==> flow/config.mk <==
export PLATFORM = sky130hd
export DESIGN_NAME = byte_unit_top
export DESIGN_NICKNAME = byte_unit_top
export VERILOG_FILES = /design/flow/design.v
export SDC_FILE = /design/flow/constraint.sdc
export NUM_CORES = 4
export LEC_CHECK = 0
export ABC_AREA = 1
export CAP_MARGIN = 20
export CORE_MARGIN = 2
export CORE_UTILIZATION = 40
export CTS_CLUSTER_DIAMETER = 31
export CTS_CLUSTER_SIZE = 32
export MAX_ROUTING_LAYER = met4
export SLEW_MARGIN = 20
==> flow/constraint.sdc <==
create_clock -name core_clock -period 3.11 [get_ports {clk}]
set_input_delay 0.6220 -clock core_clock [delete_from_list [all_inputs] [get_ports {clk}]]
set_output_delay 0.6220 -clock core_clock [all_outputs]
set_load 0.01 [all_outputs]
==> flow/design.v <==
module instruction_fetch (
  input clk,
  input rstn,
  input suspend_cpu,
  input       pc_take_branch,    
  input [7:0] pc_branch_target,  
  output [7:0] pc_instruction_address
);
reg [7:0] pc;
always @(posedge clk or negedge rstn) begin
  if (rstn == 1'b0) begin
    pc <= 8'd0;
  end else if (pc_take_branch == 1'b1) begin
    pc <= pc_branch_target;
  end else if (suspend_cpu == 1'b0) begin
    pc <= pc + 8'd1;
  end
end
assign pc_instruction_address = pc;
endmodule
module instruction_decode (
  input clk,
  input rstn,
  input suspend_cpu,
  input [20:0] instruction,
  input [15:0] wb_regfile_writeback,  
  input  [3:0] wb_rd_id,              
  input        wb_reg_write,          
  output reg [4:0] opcode,
  output reg alu_src,
  output reg mem_branch,
  output reg mem_write,
  output reg mem_read,
  output reg reg_write,
  output reg mem_to_reg,
  output reg sema_read,
  output reg sema_write,
  output reg  [3:0] rd_id,
  output reg [15:0] rs1,
  output reg [15:0] rs2,
  output reg [15:0] imm
);
localparam ADD = 5'd0;
localparam SUB = 5'd1;
localparam MUL = 5'd2;
localparam DIV = 5'd3;
localparam AND = 5'd4;
localparam OR = 5'd5;
localparam XOR = 5'd6;
localparam NOT = 5'd7;
localparam ADDI = 5'd8;
localparam SUBI = 5'd9;
localparam MULI = 5'd10;
localparam DIVI = 5'd11;
localparam ANDI = 5'd12;
localparam ORI = 5'd13;
localparam XORI = 5'd14;
localparam SHL = 5'd15;
localparam SHR = 5'd16;
localparam SHLI = 5'd17;
localparam SHRI = 5'd18;
localparam BEQ = 5'd19;
localparam BNE = 5'd20;
localparam BGT = 5'd21;
localparam BLT = 5'd22;
localparam CEQ = 5'd23;
localparam CNE = 5'd24;
localparam CGT = 5'd25;
localparam CLT = 5'd26;
localparam LD = 5'd27;
localparam ST = 5'd28;
localparam SEMA_RD = 5'd29;
localparam SEMA_WR = 5'd30;
localparam JALR = 5'd31;
wire [4:0] op_i;
wire [3:0] rs1_id;
wire [3:0] rs2_id;
wire [7:0] i_imm;
wire [7:0] b_imm;
reg [15:0] regfile [1:15];
assign op_i   = instruction[4:0];
assign i_imm  = instruction[20:13];
assign b_imm  = {instruction[20:17], instruction[8:5]};
assign rs1_id = instruction[12:9];
assign rs2_id = instruction[16:13];
wire [15:0] rs1_val = (rs1_id == 4'd0) ? 16'd0 : regfile[rs1_id];
wire [15:0] rs2_val = (rs2_id == 4'd0) ? 16'd0 : regfile[rs2_id];
always @(posedge clk or negedge rstn) begin
  if (rstn == 1'b0) begin
    opcode <= 5'd0;
    alu_src <= 1'b0;
    mem_branch <= 1'b0;
    mem_write <= 1'b0;
    mem_read <= 1'b0;
    reg_write <= 1'b0;
    mem_to_reg <= 1'b0;
    sema_read <= 1'b0;
    sema_write <= 1'b0;
    rd_id <= 4'd0;
    rs1 <= 16'd0;
    rs2 <= 16'd0;
    imm <= 16'd0;
  end else if (suspend_cpu == 1'b0) begin
    opcode <= op_i;
    rd_id <= instruction[8:5];
    rs1 <= rs1_val;
    rs2 <= rs2_val;
    alu_src <= 1'b0;
    mem_branch <= 1'b0;
    mem_write <= 1'b0;
    mem_read <= 1'b0;
    reg_write <= 1'b0;
    mem_to_reg <= 1'b0;
    sema_read <= 1'b0;
    sema_write <= 1'b0;
    imm <= 16'd0;
    case (op_i)
      ADD, SUB, MUL, DIV, AND, OR, XOR, NOT, SHL, SHR: begin
        reg_write <= 1'b1;
      end
      ADDI, SUBI, MULI, DIVI, ANDI, ORI, XORI, SHLI, SHRI: begin
        alu_src <= 1'b1;
        reg_write <= 1'b1;
        imm <= {8'd0, i_imm};
      end
      BEQ, BNE, BGT, BLT: begin
        mem_branch <= 1'b1;
        imm <= {8'd0, b_imm};
      end
      CEQ, CNE, CGT, CLT: begin
        sema_write <= 1'b1;
      end
      LD: begin
        mem_read <= 1'b1;
        reg_write <= 1'b1;
        mem_to_reg <= 1'b1;
        imm <= {8'd0, i_imm};
      end
      ST: begin
        mem_write <= 1'b1;
        imm <= {8'd0, i_imm};
      end
      SEMA_RD: begin
        reg_write <= 1'b1;
        mem_to_reg <= 1'b1;
        sema_read <= 1'b1;
      end
      SEMA_WR: begin
        sema_write <= 1'b1;
      end
      JALR: begin
        mem_branch <= 1'b1;
        reg_write <= 1'b1;
      end
      default: begin
      end
    endcase
  end
end
integer i_reg;
always @(posedge clk or negedge rstn) begin
  if (rstn == 1'b0) begin
    for (i_reg = 1; i_reg < 16; i_reg = i_reg + 1) begin
      regfile[i_reg] <= 16'd0;
    end
  end else if ((wb_reg_write == 1'b1) && (wb_rd_id != 4'd0)) begin
    regfile[wb_rd_id] <= wb_regfile_writeback;
  end
end
endmodule
module instruction_execute (
  input  clk,
  input  rstn,
  input  suspend_cpu,
  output phase_done,
  input [4:0] id_opcode,
  input [7:0] id_pc,       
  input id_alu_src,
  input id_mem_branch,
  input id_mem_write,
  input id_mem_read,
  input id_reg_write,
  input id_mem_to_reg,
  input id_sema_read,
  input id_sema_write,
  input [3:0]  id_rd_id,
  input [15:0] id_rs1,
  input [15:0] id_rs2,
  input [15:0] id_imm,
  output reg [15:0] alu_result,
  output reg  [7:0] branch_target_address,
  output reg        branch_taken,
  output reg  [3:0] ex_rd_id,
  output reg        ex_mem_branch,
  output reg        ex_mem_write,
  output reg        ex_mem_read,
  output reg        ex_reg_write,
  output reg        ex_mem_to_reg,
  output reg        ex_sema_read,
  output reg        ex_sema_write,
  output reg  [7:0] ex_mem_addr,
  output reg [15:0] ex_mem_write_data
);
localparam ADD = 5'd0;
localparam SUB = 5'd1;
localparam MUL = 5'd2;
localparam DIV = 5'd3;
localparam AND = 5'd4;
localparam OR = 5'd5;
localparam XOR = 5'd6;
localparam NOT = 5'd7;
localparam ADDI = 5'd8;
localparam SUBI = 5'd9;
localparam MULI = 5'd10;
localparam DIVI = 5'd11;
localparam ANDI = 5'd12;
localparam ORI = 5'd13;
localparam XORI = 5'd14;
localparam SHL = 5'd15;
localparam SHR = 5'd16;
localparam SHLI = 5'd17;
localparam SHRI = 5'd18;
localparam BEQ = 5'd19;
localparam BNE = 5'd20;
localparam BGT = 5'd21;
localparam BLT = 5'd22;
localparam CEQ = 5'd23;
localparam CNE = 5'd24;
localparam CGT = 5'd25;
localparam CLT = 5'd26;
localparam JALR = 5'd31;
wire [15:0] alu_in1;
wire [15:0] alu_in2;
reg  [15:0] alu_single_cycle_out;
reg         cond;
wire is_multi_cycle = (id_opcode == MUL) || (id_opcode == MULI) ||
                      (id_opcode == DIV) || (id_opcode == DIVI);
wire is_div = (id_opcode == DIV) || (id_opcode == DIVI);
assign alu_in1 = id_rs1;
assign alu_in2 = (id_alu_src == 1'b1) ? id_imm : id_rs2;
always @(*) begin
  case (id_opcode)
    ADD, ADDI: alu_single_cycle_out = alu_in1 + alu_in2;
    SUB, SUBI: alu_single_cycle_out = alu_in1 - alu_in2;
    AND, ANDI: alu_single_cycle_out = alu_in1 & alu_in2;
    OR, ORI:   alu_single_cycle_out = alu_in1 | alu_in2;
    XOR, XORI: alu_single_cycle_out = alu_in1 ^ alu_in2;
    NOT:       alu_single_cycle_out = ~alu_in1;
    SHL, SHLI: alu_single_cycle_out = alu_in1 << alu_in2[3:0];
    SHR, SHRI: alu_single_cycle_out = alu_in1 >> alu_in2[3:0];
    JALR:      alu_single_cycle_out = {8'd0, id_pc};
    default:   alu_single_cycle_out = 16'b0;
  endcase
end
always @(*) begin
  case (id_opcode)
    BEQ, CEQ: cond = (alu_in1 == alu_in2);
    BNE, CNE: cond = (alu_in1 != alu_in2);
    BGT, CGT: cond = (alu_in1 > alu_in2);
    BLT, CLT: cond = (alu_in1 < alu_in2);
    JALR:     cond = 1'b1;
    default:  cond = 1'b0;
  endcase
end
reg [15:0] mul_acc;
reg [16:0] div_temp;
reg [15:0] dividend;
reg [15:0] divisor;
reg [15:0] multiplicand;
reg  [4:0] cycle_count;
wire [16:0] div_shift = {div_temp[15:0], dividend[15]};
wire [16:0] div_diff  = div_shift - {1'b0, divisor};
always @(posedge clk or negedge rstn) begin
  if (rstn == 1'b0) begin
    mul_acc <= 16'd0;
    div_temp <= 17'd0;
    dividend <= 16'd0;
    divisor <= 16'd0;
    multiplicand <= 16'd0;
    cycle_count <= 5'd0;
  end else if ((suspend_cpu == 1'b0) && is_multi_cycle) begin
    if (cycle_count == 5'd0) begin
      mul_acc <= 16'd0;
      div_temp <= 17'd0;
      multiplicand <= alu_in1;
      dividend <= is_div ? alu_in1 : alu_in2;
      divisor <= alu_in2;
      cycle_count <= 5'd1;
    end else if (cycle_count <= 5'd16) begin
      if (is_div) begin
        if (div_diff[16] == 1'b0) begin
          div_temp <= div_diff;
          dividend <= {dividend[14:0], 1'b1};
        end else begin
          div_temp <= div_shift;
          dividend <= {dividend[14:0], 1'b0};
        end
      end else begin
        if (dividend[0]) begin
          mul_acc <= mul_acc + multiplicand;
        end
        multiplicand <= multiplicand << 1;
        dividend <= dividend >> 1;
      end
      cycle_count <= cycle_count + 5'd1;
    end
  end else begin
    cycle_count <= 5'd0;
  end
end
assign phase_done = is_multi_cycle ? (cycle_count == 5'd17) : 1'b1;
always @(posedge clk or negedge rstn) begin
  if (rstn == 1'b0) begin
    alu_result    <= 16'd0;
    branch_target_address <= 8'd0;
    branch_taken  <= 1'b0;
    ex_rd_id      <= 4'b0;
    ex_mem_branch <= 1'b0;
    ex_mem_write  <= 1'b0;
    ex_mem_read   <= 1'b0;
    ex_reg_write  <= 1'b0;
    ex_mem_to_reg <= 1'b0;
    ex_sema_read  <= 1'b0;
    ex_sema_write <= 1'b0;
    ex_mem_addr   <= 8'd0;
    ex_mem_write_data <= 16'd0;
  end else if ((suspend_cpu == 1'b0) && phase_done) begin
    alu_result    <= is_multi_cycle ? (is_div ? dividend : mul_acc) : alu_single_cycle_out;
    branch_target_address <= (id_opcode == JALR) ? alu_in1[7:0] : id_imm[7:0];
    branch_taken  <= cond;
    ex_rd_id      <= id_rd_id;
    ex_mem_branch <= id_mem_branch;
    ex_mem_write  <= id_mem_write;
    ex_mem_read   <= id_mem_read;
    ex_reg_write  <= id_reg_write;
    ex_mem_to_reg <= id_mem_to_reg;
    ex_sema_read  <= id_sema_read;
    ex_sema_write <= id_sema_write;
    ex_mem_addr   <= id_imm[7:0];
    ex_mem_write_data <= (id_opcode == CEQ || id_opcode == CNE ||
                          id_opcode == CGT || id_opcode == CLT) ? {15'd0, cond} : id_rs1;
  end
end
endmodule
module memory_access (
  input clk,
  input rstn,
  input suspend_cpu,
  output phase_done,
  input sema_valid,
  input sema_data_in,
  input sema_is_empty,
  output sema_ready,
  output sema_write,
  output sema_data_out,
  input [15:0] ex_alu_result,
  input  [7:0] ex_branch_target_address,
  input        ex_branch_taken,
  input  [3:0] ex_rd_id,
  input        ex_mem_branch,
  input        ex_mem_write,
  input        ex_mem_read,
  input        ex_reg_write,
  input        ex_mem_to_reg,
  input        ex_sema_read,
  input        ex_sema_write,
  input  [7:0] ex_mem_addr,
  input [15:0] ex_mem_write_data,
  input [15:0] data_memory_read_data,
  output  [7:0] data_memory_address,
  output        data_memory_write_en,
  output [15:0] data_memory_write_data,
  output reg [15:0] mem_alu_result,
  output reg  [3:0] mem_rd_id,
  output reg        mem_reg_write,
  output            mem_take_branch,
  output      [7:0] mem_branch_target_address
);
assign data_memory_address = ex_mem_addr;
assign data_memory_write_en = ex_mem_write & ~suspend_cpu;
assign data_memory_write_data = ex_mem_write_data;
assign mem_take_branch = ex_branch_taken & ex_mem_branch & ~suspend_cpu;
assign mem_branch_target_address = ex_branch_target_address;
assign sema_write    = ex_sema_write & ~suspend_cpu;
assign sema_data_out = ex_mem_write_data[0];
assign sema_ready    = ex_sema_read & ~suspend_cpu;
assign phase_done = ex_sema_write ? sema_is_empty :
                    ex_sema_read  ? sema_valid    : 1'b1;
always @(posedge clk or negedge rstn) begin
  if (rstn == 1'b0) begin
    mem_alu_result <= 16'd0;
    mem_rd_id      <= 4'd0;
    mem_reg_write  <= 1'b0;
  end else if ((suspend_cpu == 1'b0) && phase_done) begin
    if (ex_mem_to_reg == 1'b1) begin
      mem_alu_result <= ex_sema_read ? {15'd0, sema_data_in} : data_memory_read_data;
    end else begin
      mem_alu_result <= ex_alu_result;
    end
    mem_rd_id      <= ex_rd_id;
    mem_reg_write  <= ex_reg_write;
  end
end
endmodule
module register_writeback (
  input suspend_cpu,
  input [15:0] mem_alu_result,
  input  [3:0] mem_rd_id,
  input        mem_reg_write,
  output [15:0] wb_regfile_writeback,
  output  [3:0] wb_rd_id,
  output        wb_reg_write
);
assign wb_reg_write = mem_reg_write & ~suspend_cpu;
assign wb_rd_id = mem_rd_id;
assign wb_regfile_writeback = mem_alu_result;
endmodule
module byte_unit_top (
  input clk,
  input rstn,
  output  [7:0] imem_addr,
  input  [20:0] imem_data,
  output  [7:0] dmem_addr,
  output        dmem_we,
  output [15:0] dmem_wdata,
  input  [15:0] dmem_rdata,
  input  sema_valid_i,  
  input  sema_data_i,   
  output sema_ready_o,  
  input  sema_is_empty_i,  
  output sema_write_o,     
  output sema_data_o,      
  output halted
);
wire [7:0]  if_instruction_address_o;
reg  [20:0] if_instruction;
wire [4:0]  id_opcode_o;
wire        id_alu_src_o;
wire        id_mem_branch_o;
wire        id_mem_write_o;
wire        id_mem_read_o;
wire        id_reg_write_o;
wire        id_mem_to_reg_o;
wire        id_sema_read_o;
wire        id_sema_write_o;
wire [3:0]  id_rd_id_o;
wire [15:0] id_rs1_o;
wire [15:0] id_rs2_o;
wire [15:0] id_imm_o;
wire        ex_phase_done_o;
wire [15:0] ex_alu_result_o;
wire  [7:0] ex_branch_target_address_o;
wire        ex_branch_taken_o;
wire  [3:0] ex_rd_id_o;
wire        ex_mem_branch_o;
wire        ex_mem_write_o;
wire        ex_mem_read_o;
wire        ex_reg_write_o;
wire        ex_mem_to_reg_o;
wire        ex_sema_read_o;
wire        ex_sema_write_o;
wire  [7:0] ex_mem_addr_o;
wire [15:0] ex_mem_write_data_o;
wire        mem_phase_done_o;
wire [15:0] mem_alu_result_o;
wire [3:0]  mem_rd_id_o;
wire        mem_reg_write_o;
wire        mem_take_branch_o;
wire  [7:0] mem_branch_target_address_o;
wire [15:0] wb_regfile_writeback_o;
wire  [3:0] wb_rd_id_o;
wire        wb_reg_write_o;
localparam [2:0] IF = 3'd0, ID = 3'd1, EX = 3'd2, MEM = 3'd3, WB = 3'd4, HALT = 3'd5;
reg [2:0] cpu_phase;
wire if_suspend_cpu_i  = (cpu_phase != IF);
wire id_suspend_cpu_i  = (cpu_phase != ID);
wire ex_suspend_cpu_i  = (cpu_phase != EX);
wire mem_suspend_cpu_i = (cpu_phase != MEM);
wire wb_suspend_cpu_i  = (cpu_phase != WB);
always @(posedge clk or negedge rstn) begin
  if (rstn == 1'b0) begin
    cpu_phase <= IF;
  end else begin
    case (cpu_phase)
      IF:  cpu_phase <= (&imem_data) ? HALT : ID;
      ID:  cpu_phase <= EX;
      EX:  if (ex_phase_done_o) cpu_phase <= MEM;
      MEM: if (mem_phase_done_o) cpu_phase <= WB;
      WB:  cpu_phase <= IF;
      default: cpu_phase <= HALT;
    endcase
  end
end
always @(posedge clk or negedge rstn) begin
  if (rstn == 1'b0) begin
    if_instruction <= {{16{1'b0}}, 5'b01111};  
  end else if (if_suspend_cpu_i == 1'b0) begin
    if_instruction <= imem_data;
  end
end
assign imem_addr = if_instruction_address_o;
assign halted = (cpu_phase == HALT);
instruction_fetch instruction_fetch_inst (
  .clk (clk),
  .rstn (rstn),
  .suspend_cpu (if_suspend_cpu_i),
  .pc_take_branch (mem_take_branch_o),
  .pc_branch_target (mem_branch_target_address_o),
  .pc_instruction_address (if_instruction_address_o)
);
instruction_decode instruction_decode_inst (
  .clk (clk),
  .rstn (rstn),
  .suspend_cpu (id_suspend_cpu_i),
  .instruction (if_instruction),
  .wb_regfile_writeback (wb_regfile_writeback_o),
  .wb_reg_write (wb_reg_write_o),
  .wb_rd_id (wb_rd_id_o),
  .opcode (id_opcode_o),
  .alu_src (id_alu_src_o),
  .mem_branch (id_mem_branch_o),
  .mem_write (id_mem_write_o),
  .mem_read (id_mem_read_o),
  .reg_write (id_reg_write_o),
  .mem_to_reg (id_mem_to_reg_o),
  .sema_read (id_sema_read_o),
  .sema_write (id_sema_write_o),
  .rd_id (id_rd_id_o),
  .rs1 (id_rs1_o),
  .rs2 (id_rs2_o),
  .imm (id_imm_o)
);
instruction_execute instruction_execute_inst (
  .clk (clk),
  .rstn (rstn),
  .suspend_cpu (ex_suspend_cpu_i),
  .phase_done (ex_phase_done_o),
  .id_opcode (id_opcode_o),
  .id_pc (if_instruction_address_o),
  .id_alu_src (id_alu_src_o),
  .id_mem_branch (id_mem_branch_o),
  .id_mem_write (id_mem_write_o),
  .id_mem_read (id_mem_read_o),
  .id_reg_write (id_reg_write_o),
  .id_mem_to_reg (id_mem_to_reg_o),
  .id_sema_read (id_sema_read_o),
  .id_sema_write (id_sema_write_o),
  .id_rd_id (id_rd_id_o),
  .id_rs1 (id_rs1_o),
  .id_rs2 (id_rs2_o),
  .id_imm (id_imm_o),
  .alu_result (ex_alu_result_o),
  .branch_target_address (ex_branch_target_address_o),
  .branch_taken (ex_branch_taken_o),
  .ex_rd_id (ex_rd_id_o),
  .ex_mem_branch (ex_mem_branch_o),
  .ex_mem_write (ex_mem_write_o),
  .ex_mem_read (ex_mem_read_o),
  .ex_reg_write (ex_reg_write_o),
  .ex_mem_to_reg (ex_mem_to_reg_o),
  .ex_sema_read (ex_sema_read_o),
  .ex_sema_write (ex_sema_write_o),
  .ex_mem_addr (ex_mem_addr_o),
  .ex_mem_write_data (ex_mem_write_data_o)
);
memory_access memory_access_inst (
  .clk (clk),
  .rstn (rstn),
  .suspend_cpu (mem_suspend_cpu_i),
  .phase_done (mem_phase_done_o),
  .sema_valid (sema_valid_i),
  .sema_data_in (sema_data_i),
  .sema_is_empty (sema_is_empty_i),
  .sema_ready (sema_ready_o),
  .sema_write (sema_write_o),
  .sema_data_out (sema_data_o),
  .ex_alu_result (ex_alu_result_o),
  .ex_branch_target_address (ex_branch_target_address_o),
  .ex_branch_taken (ex_branch_taken_o),
  .ex_rd_id (ex_rd_id_o),
  .ex_mem_branch (ex_mem_branch_o),
  .ex_mem_write (ex_mem_write_o),
  .ex_mem_read (ex_mem_read_o),
  .ex_reg_write (ex_reg_write_o),
  .ex_mem_to_reg (ex_mem_to_reg_o),
  .ex_sema_read (ex_sema_read_o),
  .ex_sema_write (ex_sema_write_o),
  .ex_mem_addr (ex_mem_addr_o),
  .ex_mem_write_data (ex_mem_write_data_o),
  .data_memory_read_data (dmem_rdata),
  .data_memory_address (dmem_addr),
  .data_memory_write_en (dmem_we),
  .data_memory_write_data (dmem_wdata),
  .mem_alu_result (mem_alu_result_o),
  .mem_rd_id (mem_rd_id_o),
  .mem_reg_write (mem_reg_write_o),
  .mem_take_branch (mem_take_branch_o),
  .mem_branch_target_address (mem_branch_target_address_o)
);
register_writeback register_writeback_inst (
  .suspend_cpu (wb_suspend_cpu_i),
  .mem_alu_result (mem_alu_result_o),
  .mem_rd_id (mem_rd_id_o),
  .mem_reg_write (mem_reg_write_o),
  .wb_regfile_writeback (wb_regfile_writeback_o),
  .wb_rd_id (wb_rd_id_o),
  .wb_reg_write (wb_reg_write_o)
);
endmodule
==> flow/run.sh <==
#!/bin/bash
# the make line also repeats each setting of config.mk as NAME=value (left out here)
make -C /OpenROAD-flow-scripts/flow DESIGN_CONFIG=/design/flow/config.mk WORK_HOME=/design/flow/orfs CLKGATE_MAP_FILE= finish
==> results of run 1 <==
layout make-up:
| cell class | count | share of cell area (%) |
|---|---|---|
| clock buffers | 141 | 8.66 |
| repair buffers | 239 | 5.90 |
| multi-input cells | 2848 | 39.6 |
| inverters | 504 | 5.33 |
| flip-flops and latches | 493 | 34.5 |
| clock inverters | 74 | 2.63 |
| well taps | 959 | 3.36 |
metal layers:
layer	vias to the layer above	wire length [µm]	share of wire, %	global-route usage [%]
li1	13758	-	-	-
met1	13781	48800	41	41.3
met2	1316	53300	45	49.5
met3	368	8780	7.3	5.07
met4	0	8680	7.3	20.9
met5	-	0	0	-
what timing repair did:
item                                    CTS  global route
hold buffers                              1             0
cloned                                    0             0
buffers inserted                          0             0
gates resized                             1             2
hold endpoints to repair                 40             0
endpoints found under the setup margin    3             4
per-stage QoR:
step	worst slack [ps]	utilization (%)	hold WS, ps
6_report	123	49.2	449
5_1_grt	5.52	49.2	494
4_1_cts	74.4	49.2	461
3_5_place_dp	227	43.6	463
3_3_place_gp	208	43.6	458
2_1_floorplan	706	-	326
==> results.cfg, run 1 <==
; physical design summary
[placed_design]
dp_hpwl_um = 88900
port_buffers = 78
place_inst = 5042
place_congestion = 1.07
placed_cell_area_um2 = 31700

[synthesis]
synth_top_cell_by_area = dfrtp_1
most_common_cell = nand2_1
synth_adder_area_share_pct = 3.88
xor_share_pct = 0.691
synthMuxAreaShare_pct = 0
topCombFamilyByArea = simple AND/OR/NAND/NOR gates
netlist-cell-type-count = 56
synth_area_um2 = 29200
synthAoiAreaFrac_pct = 18.7
ys_top_cells_by_count = 1055 x nand2_1, 541 x o21ai_0, 489 x dfrtp_1
ys_async_sr_fraction_pct = 100
ff_type = dfrtp_1
synth.area.top_cells = dfrtp_1 42%, nand2_1 14%, o21ai_0 9.3%
ys_seq_share_pct = 42.3
ys_sh_simple_pct = 25.1
synth_nets = 4161
yosys_warnings = 6
ys_area_um2 = 29200
top_area_share_pct = 42.0
avgSynthCellArea_um2 = 7.24
syn_inst = 4031
ys_ff = 493
ys_cells = 4031
edf_count = 0

[die]
fp-utilization_pct = 40.2
fp.dieH_um = 274
rows = 99
die_area_um2 = 75100
die_w_um = 274
core_area_um2 = 72600
io_pins = 79

[cts]
cts-root-buf = clkbuf_16
cts_tree = yes
clkTransAtPathRegs_ps = 50
cts_buffer_depth = 3
cts_buffers = 113
cts_num_sinks = 493
clkLatencyLatePin_ps = 700
h-tree-depth = 3

[route]
drc_errors = 0
num_vias = 29223
ant_nets = 0
postRouteWirelength_um = 120000
vias_per_cell = 5.56
wl_per_cell_um = 22.7
num_antenna_cells = 0
drtIter0Drc = 3347
first_pass_iters = 6

[global_routing]
grt_pass1_vias = 27947
grt.total_usage_pct = 32.8
grt_max_degree = 93
overflow = 0
antenna_found_initial = 0
grt_pass1_wl_um = 178000

[critical_path]
crit_arrival_ps = 2360
cp.depth = 4
worstPathCellList = nor3_2 > inv_1 > nor2_1 > clkdlybuf4s50_1
cp-end-kind = output port
endpoint = dmem_we
critical_path_required_ps = 2490
critPathMaxStageDelay_ps = 590
criticalPathCategory = reg2out
critPathTopFamily = buffers and inverters
cpMaxStageDelayCell = clkdlybuf4s50_1
crit_start = cpu_phase[2]
path_buffers = 2
worstSetupStartpointType = register
rr_startpoint = instruction_decode_inst.alu_src
worstRegToRegCells = 16
reg2reg_to = instruction_execute_inst.alu_result[4]
regToRegSetupSlack_ps = 150
cp_max_fo = 6

[cells_and_area]
seq_area_um2 = 12300
design_area_um2 = 35700
nets = 4329
final_cells = 5258
comb_area_um2 = 14100
fill_cells = 7301
area_growth_pct = 22.5

[timing]
hold_violations = 0
setup_tns_ps = 0
setup_viol = 0
fin_skew_ps = 47.0
worstMarginPinSlew_ps = 988
maxSlewViolCount = 0
min_period_over_period_pct = 96.0
relSlewSlack_pct = 34.1
grt_setup_unrepaired = false
period_minus_slack_ps = 2990
fmax_mhz = 335

[worst_hold_path]
holdCritPathClass = in2async

[run]
max_cap_viol_count = 0
log.warning_count = 59

[run_status]
outcome = finished clean
==> run 2: changes to the inputs <==
ABC_AREA = unset   (was 1)
CORE_UTILIZATION = 23   (was 40)
CTS_CLUSTER_DIAMETER = unset   (was 31)
CTS_CLUSTER_SIZE = unset   (was 32)
GPL_ROUTABILITY_DRIVEN = 1   (was unset)
GPL_TIMING_DRIVEN = 1   (was unset)
MAX_ROUTING_LAYER = unset   (was met4)
PLACE_DENSITY_LB_ADDON = 0.08   (was unset)
SETUP_SLACK_MARGIN = -0.14   (was unset)
TNS_END_PERCENT = 20   (was unset)
clock period = 2.95 ns   (was 3.11 ns; I/O delays follow)
==> run 2 against run 1 <==
The layout now fails its checks (setup timing). Register-to-register slack worse by 370 ps. First-iteration DRC count down 31%. Via count down 14%. Largest cell class unchanged. Highest routed layer unchanged.
==> results.cfg, run 2 <==
; physical design summary
[run_status]
outcome = complete, but fails checks
so_faults = setup timing

[synthesis]
ff_type = dfrtp_1
avgSynthCellArea_um2 = 9.98
ys_seq_share_pct = 43.3
ys_sh_simple_pct = 14.4
ys_top_cells_by_count = 489 x dfrtp_1, 359 x nand2_1, 266 x mux2_2
ys_async_sr_fraction_pct = 100
edf_count = 0
syn_inst = 2858
ys_cells = 2858
most_common_cell = dfrtp_1
synth_area_um2 = 28500
ys_area_um2 = 28500
synthAoiAreaFrac_pct = 18.2
synth_nets = 2988
netlist-cell-type-count = 98
synth_top_cell_by_area = dfrtp_1
ys_ff = 493
synth.area.top_cells = dfrtp_1 43%, mux2_2 11%, nand2_1 4.7%
topCombFamilyByArea = AND-OR/OR-AND gates
synth_adder_area_share_pct = 3.97
top_area_share_pct = 42.9
xor_share_pct = 1.11
synthMuxAreaShare_pct = 15.0
yosys_warnings = 6

[route]
wl_per_cell_um = 26.9
drtIter0Drc = 2319
ant_nets = 0
num_vias = 25183
num_antenna_cells = 0
drc_errors = 0
postRouteWirelength_um = 129000
first_pass_iters = 9
vias_per_cell = 5.25

[timing]
fmax_mhz = 316
relSlewSlack_pct = 27.6
fin_skew_ps = 41.2
worstMarginPinSlew_ps = 1080
worst_slack_ps = -220
maxSlewViolCount = 0
setup_viol = 9
grt_setup_unrepaired = true
min_period_over_period_pct = 107
hold_violations = 0
period_minus_slack_ps = 3170

[critical_path]
worstRegToRegCells = 11
crit_path_frequent_cell = buf_6
rr_startpoint = instruction_decode_inst.alu_src
cp-end-kind = register
worstSetupStartpointType = register
worstPathCellList = buf_6 > mux2i_4 > ha_4 > or3b_4 > and3_4 > a2111o_1 > buf_6 > nand2_4 > mux2_4 > a2111oi_4 > a21oi_1
cp_max_fo = 4
crit_arrival_ps = 3670
critPathMaxStageDelay_ps = 460
path_buffers = 2
cpMaxStageDelayCell = a2111o_1
critPathTopFamily = AND-OR/OR-AND gates
critical_path_required_ps = 3450
regToRegSetupSlack_ps = -220
reg2reg_to = instruction_execute_inst.alu_result[10]
criticalPathCategory = reg2reg
crit_start = instruction_decode_inst.alu_src
cp.depth = 11
endpoint = instruction_execute_inst.alu_result[10]

[cts]
cts-root-buf = clkbuf_16
cts_num_sinks = 493
cts_buffer_depth = 3
clkTransAtPathRegs_ps = 70
h-tree-depth = 3
cts_tree = yes
cts_buffers = 66
post_cts_buffers = 0
clkLatencyLatePin_ps = 660

[die]
die_area_um2 = 127000
fp-utilization_pct = 23.1
die_w_um = 356
core_area_um2 = 123000
rows = 129
io_pins = 79
fp.dieH_um = 356

[placed_design]
place_congestion = 0.884
dp_hpwl_um = 90700
port_buffers = 78
placed_cell_area_um2 = 33300

[global_routing]
grt.total_usage_pct = 20.2
grt_max_degree = 56
overflow = 0
grt_pass1_wl_um = 188000
antenna_found_initial = 4
grtUsageMet2_pct = 33.2
grt.busiest_layer = met2
grtUsageMet3_pct = 3.63
gr-usage-met1_pct = 26.1
grt_pass1_vias = 26091

[cells_and_area]
design_area_um2 = 35900
fill_cells = 12937
comb_area_um2 = 15400
seq_area_um2 = 12300
nets = 3243
area_growth_pct = 25.9

[run]
max_cap_viol_count = 0
log.warning_count = 62

[worst_hold_path]
holdCritPathClass = in2async
## run 2: per-layer routing
metal	vias up	share of wire (%)
met2	979	47
met4	0	4.1
li1	11160	-
met1	12763	44
met3	281	5.4
met5	-	0
## run 2: through the flow
| step | utilization (%) | setup TNS [ps] | hold slack, ps | instances | worst slack [ps] |
|---|---|---|---|---|---|
| 3_5_place_dp | 27.0 | -2630 | 460 | 4681 | -381 |
| 2_1_floorplan | - | -800 | 294 | 2858 | -211 |
| 4_1_cts | 29.0 | -1770 | 425 | 4800 | -242 |
| 5_1_grt | 29.1 | -3640 | 441 | 4800 | -327 |
| 6_report | 29.1 | -770 | 441 | 4800 | -220 |
| 3_3_place_gp | 27.0 | -2120 | 453 | 4681 | -328 |
## run 2: cell type report
type | instances | share of cell area (%)
sequential | 493 | 34.4
clock buffer | 97 | 5.57
inverter | 81 | 0.854
tap | 1637 | 5.71
multi-input combinational | 2080 | 43.0
clock inverter | 21 | 0.777
timing repair buffer | 391 | 9.68
## run 2: what timing repair did
action                                 4_1_cts  5_1_grt
gates cloned                                 0        0
hold buffers                                 1        0
gates resized                               16       32
setup endpoints to repair                   12       20
endpoints found under the hold margin       26        0
pin swaps                                    3        9
==> run 3: changes to the inputs <==
CORE_UTILIZATION = 72   (was 23)
CTS_CLUSTER_DIAMETER = 338   (was unset)
CTS_CLUSTER_SIZE = 97   (was unset)
GPL_ROUTABILITY_DRIVEN = unset   (was 1)
GPL_TIMING_DRIVEN = unset   (was 1)
PLACE_DENSITY = 0.41   (was unset)
PLACE_DENSITY_LB_ADDON = unset   (was 0.08)
SETUP_SLACK_MARGIN = 0.48   (was -0.14)
TNS_END_PERCENT = unset   (was 20)
clock period = 2.18 ns   (was 2.95 ns; I/O delays follow)
==> run 3 against run 2 <==
The run now fails in global routing (5_1_grt). Die size is 68% lower. Synthesized area unchanged. Synthesized cell count is the same.
==> results.cfg, run 3 <==
; physical design summary
[synthesis]
syn_inst = 2858
most_common_cell = dfrtp_1
edf_count = 0
ys_sh_simple_pct = 14.4
synthMuxAreaShare_pct = 15.0
yosys_warnings = 6
top_area_share_pct = 42.9
topCombFamilyByArea = AND-OR/OR-AND gates
ys_cells = 2858
synth_top_cell_by_area = dfrtp_1
xor_share_pct = 1.11
synth_area_um2 = 28500
netlist-cell-type-count = 98
ys_top_cells_by_count = 489 x dfrtp_1, 359 x nand2_1, 266 x mux2_2
ys_area_um2 = 28500
synth.area.top_cells = dfrtp_1 43%, mux2_2 11%, nand2_1 4.7%
avgSynthCellArea_um2 = 9.98
ys_seq_share_pct = 43.3
synth_adder_area_share_pct = 3.97
ys_ff = 493
synthAoiAreaFrac_pct = 18.2
ys_async_sr_fraction_pct = 100
ff_type = dfrtp_1
synth_nets = 2988

[placed_design]
dp_slack_ps = -1090
dp_hpwl_um = 81300
place_inst = 3803
port_buffers = 78
place_congestion = 1.13

[cts]
cts_num_sinks = 493
cts_buffer_depth = 3
h-tree-depth = 1
cts-root-buf = clkbuf_16
cts_buffers = 9

[global_routing]
overflow = 188
grt.total_usage_pct = 81.9

[die]
die_w_um = 203
fp-utilization_pct = 73.4
rows = 72
die_area_um2 = 41200
fp.dieH_um = 203
core_area_um2 = 38800
io_pins = 79

[run_status]
error = [ERROR GRT-0116] Global routing finished with congestion. Check the congestion regions in the DRC Viewer.
outcome = did not finish
stop_stage = global routing (5_1_grt)
## run 3: repair_timing
| action | CTS |
|---|---|
| hold buffers | 1 |
| pin swaps | 93 |
| cloned | 12 |
| setup buffers | 110 |
| setup endpoints to repair | 506 |
| hold endpoints to repair | 42 |
| gates resized | 292 |
## run 3: per-layer routing
layer | GRT overflow | GRT usage (%)
met1 | 1 | 82.8
met3 | 9 | 68.0
met4 | 82 | 83.9
met2 | 96 | 96.3
met5 | 0 | 24.6
## run 3: per-stage QoR
step	instance area, µm²	hold slack (ps)
CTS	37400	271
floorplan	29600	140
global placement	34700	393
detailed placement	34700	399
==> run 4: changes to the inputs <==
ABC_AREA = 1   (was unset)
CORE_ASPECT_RATIO = 0.87   (was unset)
CORE_MARGIN = 3   (was 2)
CORE_UTILIZATION = 35   (was 72)
CTS_CLUSTER_DIAMETER = 45   (was 338)
CTS_CLUSTER_SIZE = 58   (was 97)
GPL_ROUTABILITY_DRIVEN = 0   (was unset)
GPL_TIMING_DRIVEN = 0   (was unset)
HOLD_SLACK_MARGIN = -0.07   (was unset)
MAX_ROUTING_LAYER = met5   (was unset)
PLACE_DENSITY = unset   (was 0.41)
SETUP_SLACK_MARGIN = unset   (was 0.48)
TNS_END_PERCENT = 50   (was unset)
clock period = 5.0 ns   (was 2.18 ns; I/O delays follow)
==> run 4 against run 3 <==
The run now finishes clean. Synthesized cell count increased by 41%. Synthesized area grew 2.3%. Die size is 110% higher.
==> results.cfg, run 4 <==
; physical design summary
[die]
die_area_um2 = 86800
core_area_um2 = 82400
fp.dieH_um = 275
io_pins = 79
fp-utilization_pct = 35.4
die_w_um = 315
rows = 98

[cells_and_area]
comb_area_um2 = 14100
fill_cells = 8574
fin_util_pct = 41.8
seq_area_um2 = 12300
final_cells = 5369
area_growth_pct = 18.0
nets = 4328

[synthesis]
netlist-cell-type-count = 56
xor_share_pct = 0.691
avgSynthCellArea_um2 = 7.24
ys_top_cells_by_count = 1055 x nand2_1, 541 x o21ai_0, 489 x dfrtp_1
synth_area_um2 = 29200
yosys_warnings = 6
syn_inst = 4031
ys_seq_share_pct = 42.3
synth_nets = 4161
synth.area.top_cells = dfrtp_1 42%, nand2_1 14%, o21ai_0 9.3%
synthMuxAreaShare_pct = 0
ys_async_sr_fraction_pct = 100
ys_cells = 4031
topCombFamilyByArea = simple AND/OR/NAND/NOR gates
ys_sh_simple_pct = 25.1
synthAoiAreaFrac_pct = 18.7
edf_count = 0
synth_top_cell_by_area = dfrtp_1
most_common_cell = nand2_1
synth_adder_area_share_pct = 3.88
ff_type = dfrtp_1
ys_ff = 493
top_area_share_pct = 42.0
ys_area_um2 = 29200

[critical_path]
reg2reg_to = instruction_execute_inst.ex_mem_write_data[0]
rr_startpoint = instruction_decode_inst.alu_src
crit_arrival_ps = 2850
worstSetupStartpointType = register
critical_path_required_ps = 4000
worstPathCellList = nor3_1 > inv_1 > nor2_1 > clkdlybuf4s50_1
criticalPathCategory = reg2out
path_buffers = 2
crit_start = cpu_phase[2]
cp_max_fo = 6
regToRegSetupSlack_ps = 1200
cpMaxStageDelayCell = clkdlybuf4s50_1
critPathTopFamily = buffers and inverters
critPathMaxStageDelay_ps = 580
cp.depth = 4
cp-end-kind = output port
endpoint = sema_ready_o
worstRegToRegCells = 14

[cts]
cts_tree = yes
holdBufCountCts = 0
clkTransAtPathRegs_ps = 60
h-tree-depth = 3
post_cts_buffers = 0
cts_buffers = 81
cts-root-buf = clkbuf_16
cts_resized = 0
clkLatencyLatePin_ps = 660
cts_buffer_depth = 3
cts_num_sinks = 493

[run]
max_cap_viol_count = 0
log.warning_count = 59

[route]
drtIter0Drc = 4927
postRouteWirelength_um = 121000
wl_per_cell_um = 22.5
drc_errors = 0
num_vias = 30674
first_pass_iters = 9
ant_nets = 0
vias_per_cell = 5.71

[placed_design]
dp_slack_ps = 1490
port_buffers = 78
dp_hpwl_um = 93500
place_inst = 5215

[global_routing]
overflow = 0
grt_max_degree = 93
antenna_found_initial = 4
grt_pass1_vias = 27891
grt.total_usage_pct = 27.4
grt_pass1_wl_um = 180000

[timing]
maxSlewViolCount = 0
worst_slack_ps = 1150
setup_viol = 0
hold_violations = 0
fin_skew_ps = 40.3
setup_tns_ps = 0
min_period_over_period_pct = 77.0
period_minus_slack_ps = 3850
worstMarginPinSlew_ps = 1300
fmax_mhz = 260
relSlewSlack_pct = 13.1
grt_setup_unrepaired = false

[run_status]
outcome = finished clean

[worst_hold_path]
holdCritPathClass = in2async
[run 4: area by class of cell]
class,instances,share of cell area (%)
clock buffer,90,6.19
antenna,4,0.0291
clock inverter,60,2.31
tap,1100,4.00
inverter,504,5.52
multi-input combinational,2848,40.9
sequential,493,35.8
timing repair buffer,84,2.76
buffer,186,2.40
[run 4: routing by layer]
layer  GRT usage, %  up-vias  part of all wire, %
met5          0.887        -                 0.11
met4           8.22        6                  3.6
met3           9.15      337                   14
met2           37.6     1965                   39
met1           40.3    14614                   43
li1               -    13752                    -
[run 4: through the flow]
stage	cell area [µm²]	hold WS, ps
2_1_floorplan	29200	442
3_5_place_dp	31500	463
4_1_cts	34400	239
3_3_place_gp	31300	457
5_1_grt	34400	251
6_report	34400	238
==> run 5: changes to the inputs <==
CAP_MARGIN = 5   (was 20)
CELL_PAD_IN_SITES_DETAIL_PLACEMENT = 0   (was unset)
CELL_PAD_IN_SITES_GLOBAL_PLACEMENT = 0   (was unset)
CORE_ASPECT_RATIO = unset   (was 0.87)
CORE_MARGIN = 2   (was 3)
CORE_UTILIZATION = 72   (was 35)
CTS_CLUSTER_DIAMETER = 246   (was 45)
CTS_CLUSTER_SIZE = 14   (was 58)
GPL_ROUTABILITY_DRIVEN = unset   (was 0)
GPL_TIMING_DRIVEN = unset   (was 0)
HOLD_SLACK_MARGIN = unset   (was -0.07)
MAX_ROUTING_LAYER = unset   (was met5)
PLACE_DENSITY = 0.78   (was unset)
SETUP_SLACK_MARGIN = 0.56   (was unset)
TNS_END_PERCENT = unset   (was 50)
clock period = 2.17 ns   (was 5.0 ns; I/O delays follow)
==> run 5 against run 4 <==
The flow now stops in global routing (5_1_grt). Die size fell by 51%. Synthesized cell count did not move. Synthesized area did not move.
==> results.cfg, run 5 <==
; physical design summary
[synthesis]
synth_adder_area_share_pct = 3.88
topCombFamilyByArea = simple AND/OR/NAND/NOR gates
synth_top_cell_by_area = dfrtp_1
ys_async_sr_fraction_pct = 100
ys_cells = 4031
ys_sh_simple_pct = 25.1
synth.area.top_cells = dfrtp_1 42%, nand2_1 14%, o21ai_0 9.3%
synth_nets = 4161
ys_seq_share_pct = 42.3
synthAoiAreaFrac_pct = 18.7
ff_type = dfrtp_1
synthMuxAreaShare_pct = 0
netlist-cell-type-count = 56
xor_share_pct = 0.691
ys_ff = 493
ys_top_cells_by_count = 1055 x nand2_1, 541 x o21ai_0, 489 x dfrtp_1
yosys_warnings = 6
synth_area_um2 = 29200
avgSynthCellArea_um2 = 7.24
top_area_share_pct = 42.0
syn_inst = 4031
most_common_cell = nand2_1
edf_count = 0
ys_area_um2 = 29200

[die]
fp-utilization_pct = 73.2
core_area_um2 = 39800
fp.dieH_um = 205
io_pins = 79
die_w_um = 205
rows = 73
die_area_um2 = 42100

[cts]
cts_buffer_depth = 3
cts_num_sinks = 493
cts-root-buf = clkbuf_16
cts_buffers = 41
h-tree-depth = 2

[run_status]
outcome = did not finish
error = [ERROR GRT-0116] Global routing finished with congestion. Check the congestion regions in the DRC Viewer.
stop_stage = global routing (5_1_grt)

[global_routing]
overflow = 424
grt.total_usage_pct = 78.9

[placed_design]
place_congestion = 1.23
place_inst = 4802
dp_hpwl_um = 81100
port_buffers = 78
## run 5: metal layers
| metal | overflow | GRT usage [%] |
|---|---|---|
| met5 | 3 | 27.0 |
| met2 | 254 | 96.4 |
| met3 | 18 | 63.1 |
| met4 | 140 | 77.5 |
| met1 | 9 | 79.3 |
## run 5: per-stage QoR
stage	cell area, µm²	setup slack, ps	util, %	hold WS (ps)
CTS	37300	-223	93.7	384
global placement	32900	-220	82.7	411
floorplan	29500	-96.9	-	138
detailed placement	32900	-305	82.7	402
## run 5: repair_timing
action                                  CTS
hold buffers                              1
cloned                                   11
setup buffers                           119
endpoints found under the hold margin    37
resized                                 623
pin swaps                               158
endpoints found under the setup margin  482
==> run 6: changes to the inputs <==
ABC_AREA = unset   (was 1)
CAP_MARGIN = 20   (was 5)
CELL_PAD_IN_SITES_DETAIL_PLACEMENT = 1   (was 0)
CELL_PAD_IN_SITES_GLOBAL_PLACEMENT = 2   (was 0)
CORE_ASPECT_RATIO = 1.67   (was unset)
CORE_UTILIZATION = 70   (was 72)
CTS_CLUSTER_DIAMETER = unset   (was 246)
CTS_CLUSTER_SIZE = unset   (was 14)
PLACE_DENSITY = unset   (was 0.78)
SETUP_SLACK_MARGIN = unset   (was 0.56)
SLEW_MARGIN = 0   (was 20)
TNS_END_PERCENT = 100   (was unset)
clock period = 4.4 ns   (was 2.17 ns; I/O delays follow)
==> run 6 against run 5 <==
The run fails in global placement without I/O (3_1_place_gp_skip_io). Synthesized area is 2.2% lower. Synthesized cell count is 29% lower. Die size is 0.66% higher.
==> results.cfg, run 6 <==
; physical design summary
[run_status]
outcome = did not finish
stop_stage = global placement without I/O (3_1_place_gp_skip_io)
error = [ERROR GPL-0301] Utilization 119.893 % exceeds 100%.

[synthesis]
top_area_share_pct = 42.9
synth_adder_area_share_pct = 3.97
synth_nets = 2988
ys_sh_simple_pct = 14.4
avgSynthCellArea_um2 = 9.98
xor_share_pct = 1.11
synth_area_um2 = 28500
netlist-cell-type-count = 98
synth_top_cell_by_area = dfrtp_1
synthMuxAreaShare_pct = 15.0
ff_type = dfrtp_1
ys_top_cells_by_count = 489 x dfrtp_1, 359 x nand2_1, 266 x mux2_2
ys_async_sr_fraction_pct = 100
yosys_warnings = 6
most_common_cell = dfrtp_1
ys_area_um2 = 28500
synth.area.top_cells = dfrtp_1 43%, mux2_2 11%, nand2_1 4.7%
ys_seq_share_pct = 43.3
syn_inst = 2858
topCombFamilyByArea = AND-OR/OR-AND gates
ys_cells = 2858
edf_count = 0
synthAoiAreaFrac_pct = 18.2
ys_ff = 493

[die]
rows = 95
die_w_um = 160
die_area_um2 = 42400
fp.dieH_um = 265
fp-utilization_pct = 71.0
core_area_um2 = 40200
==> run 7: changes to the inputs <==
CELL_PAD_IN_SITES_DETAIL_PLACEMENT = unset   (was 1)
CELL_PAD_IN_SITES_GLOBAL_PLACEMENT = unset   (was 2)
CORE_ASPECT_RATIO = unset   (was 1.67)
CORE_UTILIZATION = 40   (was 70)
SLEW_MARGIN = 20   (was 0)
TNS_END_PERCENT = unset   (was 100)
clock period = 5.0 ns   (was 4.4 ns; I/O delays follow)
==> run 7 against run 6 <==
The run now finishes clean. Die size rose by 73%. Synthesized cell count did not move. Synthesized area did not move.
==> results.cfg, run 7 <==
; physical design summary
[placed_design]
port_buffers = 78
dp_hpwl_um = 69200
place_congestion = 0.962
place_inst = 3747
dp_slack_ps = 1270

[global_routing]
grt_max_degree = 103
grt_pass1_wl_um = 157000
grt_pass1_vias = 24642
grt.total_usage_pct = 27.7
antenna_found_initial = 1
overflow = 0

[timing]
setup_viol = 0
fmax_mhz = 264
min_period_over_period_pct = 75.8
worstMarginPinSlew_ps = 1220
hold_slack_ps = 385
fin_skew_ps = 36.3
period_minus_slack_ps = 3790
maxSlewViolCount = 0
worst_slack_ps = 1210
grt_setup_unrepaired = false
setup_tns_ps = 0
hold_violations = 0
relSlewSlack_pct = 18.6

[critical_path]
critical_path_required_ps = 5490
rr_startpoint = instruction_decode_inst.alu_src
cp-end-kind = register
endpoint = instruction_execute_inst.alu_result[12]
crit_start = instruction_decode_inst.alu_src
worstRegToRegCells = 10
critPathTopFamily = AND-OR/OR-AND gates
crit_arrival_ps = 4280
cpMaxStageDelayCell = o311ai_0
path_buffers = 1
cp_max_fo = 14
cp.depth = 10
criticalPathCategory = reg2reg
worstSetupStartpointType = register
critPathMaxStageDelay_ps = 820
reg2reg_to = instruction_execute_inst.alu_result[12]
worstPathCellList = buf_4 > mux2i_1 > ha_1 > or3b_1 > a31oi_2 > o311ai_0 > a31oi_1 > o31a_1 > o21ai_0 > a21oi_1
regToRegSetupSlack_ps = 1210

[synthesis]
ys_seq_share_pct = 43.3
synthMuxAreaShare_pct = 15.0
ys_top_cells_by_count = 489 x dfrtp_1, 359 x nand2_1, 266 x mux2_2
netlist-cell-type-count = 98
topCombFamilyByArea = AND-OR/OR-AND gates
syn_inst = 2858
avgSynthCellArea_um2 = 9.98
ys_ff = 493
synth_area_um2 = 28500
edf_count = 0
ff_type = dfrtp_1
ys_area_um2 = 28500
yosys_warnings = 6
synth.area.top_cells = dfrtp_1 43%, mux2_2 11%, nand2_1 4.7%
synthAoiAreaFrac_pct = 18.2
most_common_cell = dfrtp_1
synth_top_cell_by_area = dfrtp_1
ys_async_sr_fraction_pct = 100
xor_share_pct = 1.11
ys_cells = 2858
ys_sh_simple_pct = 14.4
synth_adder_area_share_pct = 3.97
top_area_share_pct = 42.9
synth_nets = 2988

[run]
log.warning_count = 61
max_cap_viol_count = 0

[route]
first_pass_iters = 9
postRouteWirelength_um = 103000
num_antenna_cells = 0
drc_errors = 0
ant_nets = 0
num_vias = 24689
wl_per_cell_um = 26.9
vias_per_cell = 6.41
drtIter0Drc = 3239

[cts]
clkTransAtPathRegs_ps = 60
holdBufCountCts = 0
h-tree-depth = 2
cts-root-buf = clkbuf_16
cts_buffer_depth = 3
cts_num_sinks = 493
cts_resized = 0
cts_tree = yes
post_cts_buffers = 0
cts_buffers = 53
clkLatencyLatePin_ps = 660

[die]
fp.dieH_um = 271
fp-utilization_pct = 40.6
rows = 97
die_area_um2 = 73400
core_area_um2 = 70300
io_pins = 79
die_w_um = 271

[cells_and_area]
nets = 2996
area_growth_pct = 13.6
final_cells = 3849

[worst_hold_path]
holdCritPathClass = in2async

[run_status]
outcome = finished clean
==> run 7: through the flow <==
| step | util, % | instance area [µm²] |
|---|---|---|
| 5_1_grt | 46.1 | 32400 |
| 6_report | 46.1 | 32400 |
| 3_5_place_dp | 43.4 | 30500 |
| 4_1_cts | 46.0 | 32300 |
| 3_3_place_gp | 43.3 | 30400 |
| 2_1_floorplan | - | 28500 |
==> run 7: routing by layer <==
metal / part of all wire, % / track usage, % / vias up
met1: 41 / 36.5 / 12402
met2: 46 / 44.6 / 1309
met4: 4.4 / 11.7 / 0
met5: 0 / 0 / -
li1: - / - / 10644
met3: 8.1 / 5.45 / 334
==> run 7: layout make-up <==
cell class	instances	area [µm²]
Clock inverter	22	285
Inverter	81	307
Multi-Input combinational cell	2080	15200
Clock buffer	76	1540
Timing Repair Buffer	157	1490
Sequential cell	493	12300
Tap cell	940	1180
Fill cell	6595	37900
==> run 8: changes to the inputs <==
CAP_MARGIN = 0   (was 20)
CORE_UTILIZATION = 70   (was 40)
CTS_CLUSTER_DIAMETER = 44   (was unset)
HOLD_SLACK_MARGIN = -0.08   (was unset)
SETUP_SLACK_MARGIN = 0.44   (was unset)
clock period = 3.2 ns   (was 5.0 ns; I/O delays follow)
==> run 8 against run 7 <==
The layout now fails its checks (hold timing). Sequential cell count stayed put. Sequential share of layout area shrank 1.3 points. Non-clock buffer count up 122. Design area grew 3.7%. Core utilization grew 38 points. Final cell count shrank 7.3%. Clock skew up 28 ps. Worst setup slack worse by 1100 ps.
==> results.cfg, run 8 <==
; physical design summary
[run_status]
outcome = complete, but fails checks
so_faults = hold timing

[cts]
clkLatencyLatePin_ps = 680
cts_buffers = 58
cts_buffer_depth = 3
h-tree-depth = 2
clkTransAtPathRegs_ps = 70
cts_tree = yes
cts-root-buf = clkbuf_16
cts_num_sinks = 493

[cells_and_area]
area_growth_pct = 17.8
nets = 3123
fill_cells = 2128
comb_area_um2 = 15800
seq_area_um2 = 12400
design_area_um2 = 33600
final_cells = 3568
fin_util_pct = 84.0

[synthesis]
ys_async_sr_fraction_pct = 100
ff_type = dfrtp_1
xor_share_pct = 1.11
most_common_cell = dfrtp_1
synthAoiAreaFrac_pct = 18.2
edf_count = 0
topCombFamilyByArea = AND-OR/OR-AND gates
ys_cells = 2858
synth_adder_area_share_pct = 3.97
synth_area_um2 = 28500
top_area_share_pct = 42.9
ys_sh_simple_pct = 14.4
ys_top_cells_by_count = 489 x dfrtp_1, 359 x nand2_1, 266 x mux2_2
synth_top_cell_by_area = dfrtp_1
ys_seq_share_pct = 43.3
synthMuxAreaShare_pct = 15.0
netlist-cell-type-count = 98
yosys_warnings = 6
synth_nets = 2988
ys_ff = 493
synth.area.top_cells = dfrtp_1 43%, mux2_2 11%, nand2_1 4.7%
syn_inst = 2858
ys_area_um2 = 28500
avgSynthCellArea_um2 = 9.98

[timing]
maxSlewViolCount = 0
setup_tns_ps = 0
hold_slack_ps = -84.8
min_period_over_period_pct = 95.8
hold_violations = 44
period_minus_slack_ps = 3070
worst_slack_ps = 135
fin_skew_ps = 63.9
worstMarginPinSlew_ps = 1150
fmax_mhz = 326
relSlewSlack_pct = 22.9
setup_viol = 0
grt_setup_unrepaired = true

[run]
log.warning_count = 66
max_cap_viol_count = 0

[critical_path]
reg2reg_to = instruction_execute_inst.alu_result[10]
cp_max_fo = 9
regToRegSetupSlack_ps = 130
critPathMaxStageDelay_ps = 440
path_buffers = 2
worstRegToRegCells = 11
cp.depth = 11
cpMaxStageDelayCell = dfrtp_2
critPathTopFamily = AND-OR/OR-AND gates
criticalPathCategory = reg2reg
endpoint = instruction_execute_inst.alu_result[10]
cp-end-kind = register
crit_start = instruction_decode_inst.alu_src
critical_path_required_ps = 3750
crit_arrival_ps = 3620
rr_startpoint = instruction_decode_inst.alu_src
worstSetupStartpointType = register
worstPathCellList = buf_6 > mux2i_4 > ha_4 > buf_4 > nand2b_1 > and3_1 > a2111o_1 > nand2_1 > mux2_4 > a2111oi_4 > a21oi_2

[route]
first_pass_iters = 10
wl_per_cell_um = 30.0
drtIter0Drc = 4690
postRouteWirelength_um = 107000
num_antenna_cells = 0
vias_per_cell = 7.63
ant_nets = 0
drc_errors = 0
num_vias = 27218

[placed_design]
port_buffers = 78
dp_hpwl_um = 68600
dp_slack_ps = -36.5
place_congestion = 1.07
place_inst = 3439
placed_cell_area_um2 = 30800

[die]
io_pins = 79
core_area_um2 = 40000
fp-utilization_pct = 71.3
die_area_um2 = 42400
die_w_um = 206
fp.dieH_um = 206
rows = 73

[worst_hold_path]
holdCritPathClass = in2async

[global_routing]
antenna_found_initial = 0
grt_pass1_wl_um = 161000
overflow = 0
grt_pass1_vias = 26881
grt_max_degree = 107
grt.total_usage_pct = 50.9
[run 8: cell type report]
cell class              instances  area share, %
multi-input cells            2080           47.0
flip-flops and latches        493           36.8
repair buffers                279           7.43
clock buffers                  79           4.76
well taps                     525           1.96
clock inverters                31           1.13
inverters                      81          0.913
[run 8: timing repair]
item,4_1_cts,5_1_grt
setup buffers,7,10
hold buffers,0,0
pin swaps,13,22
resized,44,97
setup endpoints to repair,50,106
gates cloned,0,1
[run 8: routing by layer]
| metal | global-route usage (%) | share of wire [%] | wire length, µm | up-vias |
|---|---|---|---|---|
| li1 | - | - | - | 10917 |
| met1 | 63.4 | 34 | 36400 | 12948 |
| met2 | 75.2 | 42 | 45300 | 2440 |
| met3 | 18.9 | 14 | 15200 | 913 |
| met4 | 31.8 | 9.3 | 9960 | 0 |
| met5 | 0 | 0 | 0 | - |
==> run 9: changes to the inputs <==
CAP_MARGIN = 20   (was 0)
CTS_CLUSTER_SIZE = 37   (was unset)
HOLD_SLACK_MARGIN = unset   (was -0.08)
SETUP_SLACK_MARGIN = -0.21   (was 0.44)
clock period = 2.26 ns   (was 3.2 ns; I/O delays follow)
==> run 9 against run 8 <==
The flow now stops in global routing (5_1_grt). Die size did not move. Synthesized cell count did not move. Synthesized area is the same.
==> results.cfg, run 9 <==
; physical design summary
[run_status]
error = [ERROR GRT-0116] Global routing finished with congestion. Check the congestion regions in the DRC Viewer.
stop_stage = global routing (5_1_grt)
outcome = did not finish

[synthesis]
ys_area_um2 = 28500
ys_top_cells_by_count = 489 x dfrtp_1, 359 x nand2_1, 266 x mux2_2
ys_seq_share_pct = 43.3
synth_nets = 2988
ys_cells = 2858
synth.area.top_cells = dfrtp_1 43%, mux2_2 11%, nand2_1 4.7%
ys_sh_simple_pct = 14.4
top_area_share_pct = 42.9
synth_area_um2 = 28500
netlist-cell-type-count = 98
synthMuxAreaShare_pct = 15.0
synthAoiAreaFrac_pct = 18.2
synth_top_cell_by_area = dfrtp_1
edf_count = 0
yosys_warnings = 6
avgSynthCellArea_um2 = 9.98
xor_share_pct = 1.11
ys_async_sr_fraction_pct = 100
topCombFamilyByArea = AND-OR/OR-AND gates
synth_adder_area_share_pct = 3.97
ff_type = dfrtp_1
ys_ff = 493
syn_inst = 2858
most_common_cell = dfrtp_1

[placed_design]
place_congestion = 1.07
port_buffers = 78
place_inst = 3785
dp_hpwl_um = 78700

[cts]
h-tree-depth = 2
cts_buffer_depth = 3
cts-root-buf = clkbuf_16
cts_buffers = 54
cts_num_sinks = 493

[die]
io_pins = 79
rows = 73
die_area_um2 = 42400
die_w_um = 206
fp.dieH_um = 206
core_area_um2 = 40000
fp-utilization_pct = 71.3

[global_routing]
grt.total_usage_pct = 76.0
overflow = 17
[run 9: per-stage QoR]
step	setup WS, ps	cell area (µm²)	utilization (%)	hold WS, ps
2_1_floorplan	-901	28600	-	156
4_1_cts	-814	36700	91.8	339
3_5_place_dp	-911	34000	85.0	399
3_3_place_gp	-842	34000	85.0	395
[run 9: repair_timing]
action | CTS
hold buffers | 1
buffers inserted | 29
endpoints found under the setup margin | 44
endpoints found under the hold margin | 31
pin swaps | 68
gates cloned | 2
gates resized | 125
[run 9: layer usage]
layer  global-route usage [%]  overflow
met1                     77.5         0
met2                     91.9         6
met3                     62.2         0
met4                     70.6        11
met5                     31.4         0
==> run 10: changes to the inputs <==
CORE_UTILIZATION = 72   (was 70)
CTS_CLUSTER_DIAMETER = 72   (was 44)
CTS_CLUSTER_SIZE = unset   (was 37)
PLACE_DENSITY = 0.41   (was unset)
SETUP_SLACK_MARGIN = -0.22   (was -0.21)
clock period = 2.17 ns   (was 2.26 ns; I/O delays follow)
==> run 10 against run 9 <==
The flow again stops in global routing (5_1_grt). Synthesized cell count did not move. Synthesized area unchanged. Die size decreased by 2.7%.
==> results.cfg, run 10 <==
; physical design summary
[run_status]
outcome = did not finish
stop_stage = global routing (5_1_grt)
error = [ERROR GRT-0116] Global routing finished with congestion. Check the congestion regions in the DRC Viewer.

[synthesis]
ys_area_um2 = 28500
topCombFamilyByArea = AND-OR/OR-AND gates
ys_seq_share_pct = 43.3
ys_ff = 493
synth_area_um2 = 28500
synthMuxAreaShare_pct = 15.0
synth_adder_area_share_pct = 3.97
synthAoiAreaFrac_pct = 18.2
ys_top_cells_by_count = 489 x dfrtp_1, 359 x nand2_1, 266 x mux2_2
yosys_warnings = 6
synth_nets = 2988
edf_count = 0
syn_inst = 2858
synth.area.top_cells = dfrtp_1 43%, mux2_2 11%, nand2_1 4.7%
xor_share_pct = 1.11
ff_type = dfrtp_1
ys_cells = 2858
synth_top_cell_by_area = dfrtp_1
ys_sh_simple_pct = 14.4
netlist-cell-type-count = 98
avgSynthCellArea_um2 = 9.98
top_area_share_pct = 42.9
most_common_cell = dfrtp_1
ys_async_sr_fraction_pct = 100

[placed_design]
place_congestion = 1.10
port_buffers = 78
place_inst = 3783
dp_slack_ps = -1110
placed_cell_area_um2 = 34000
dp_hpwl_um = 77100

[cts]
cts-root-buf = clkbuf_16
cts_buffers = 52
h-tree-depth = 2
cts_buffer_depth = 3
cts_num_sinks = 493

[die]
rows = 72
io_pins = 79
fp-utilization_pct = 73.4
fp.dieH_um = 203
die_w_um = 203
die_area_um2 = 41200
core_area_um2 = 38800

[global_routing]
overflow = 12
grt.total_usage_pct = 77.2
[run 10: timing repair]
| item | 4_1_cts |
|---|---|
| endpoints found under the setup margin | 69 |
| pin swaps | 48 |
| hold endpoints to repair | 35 |
| resized | 127 |
| setup buffers | 28 |
| hold buffers | 1 |
[run 10: through the flow]
step           utilization, %  hold WS [ps]
3_3_place_gp             87.5           429
2_1_floorplan               -           138
3_5_place_dp             87.5           433
4_1_cts                  94.1           348
[run 10: routing by layer]
metal,overflow,track usage [%]
met3,0,63.7
met1,0,78.2
met4,9,74.2
met2,3,92.9
met5,0,26.1
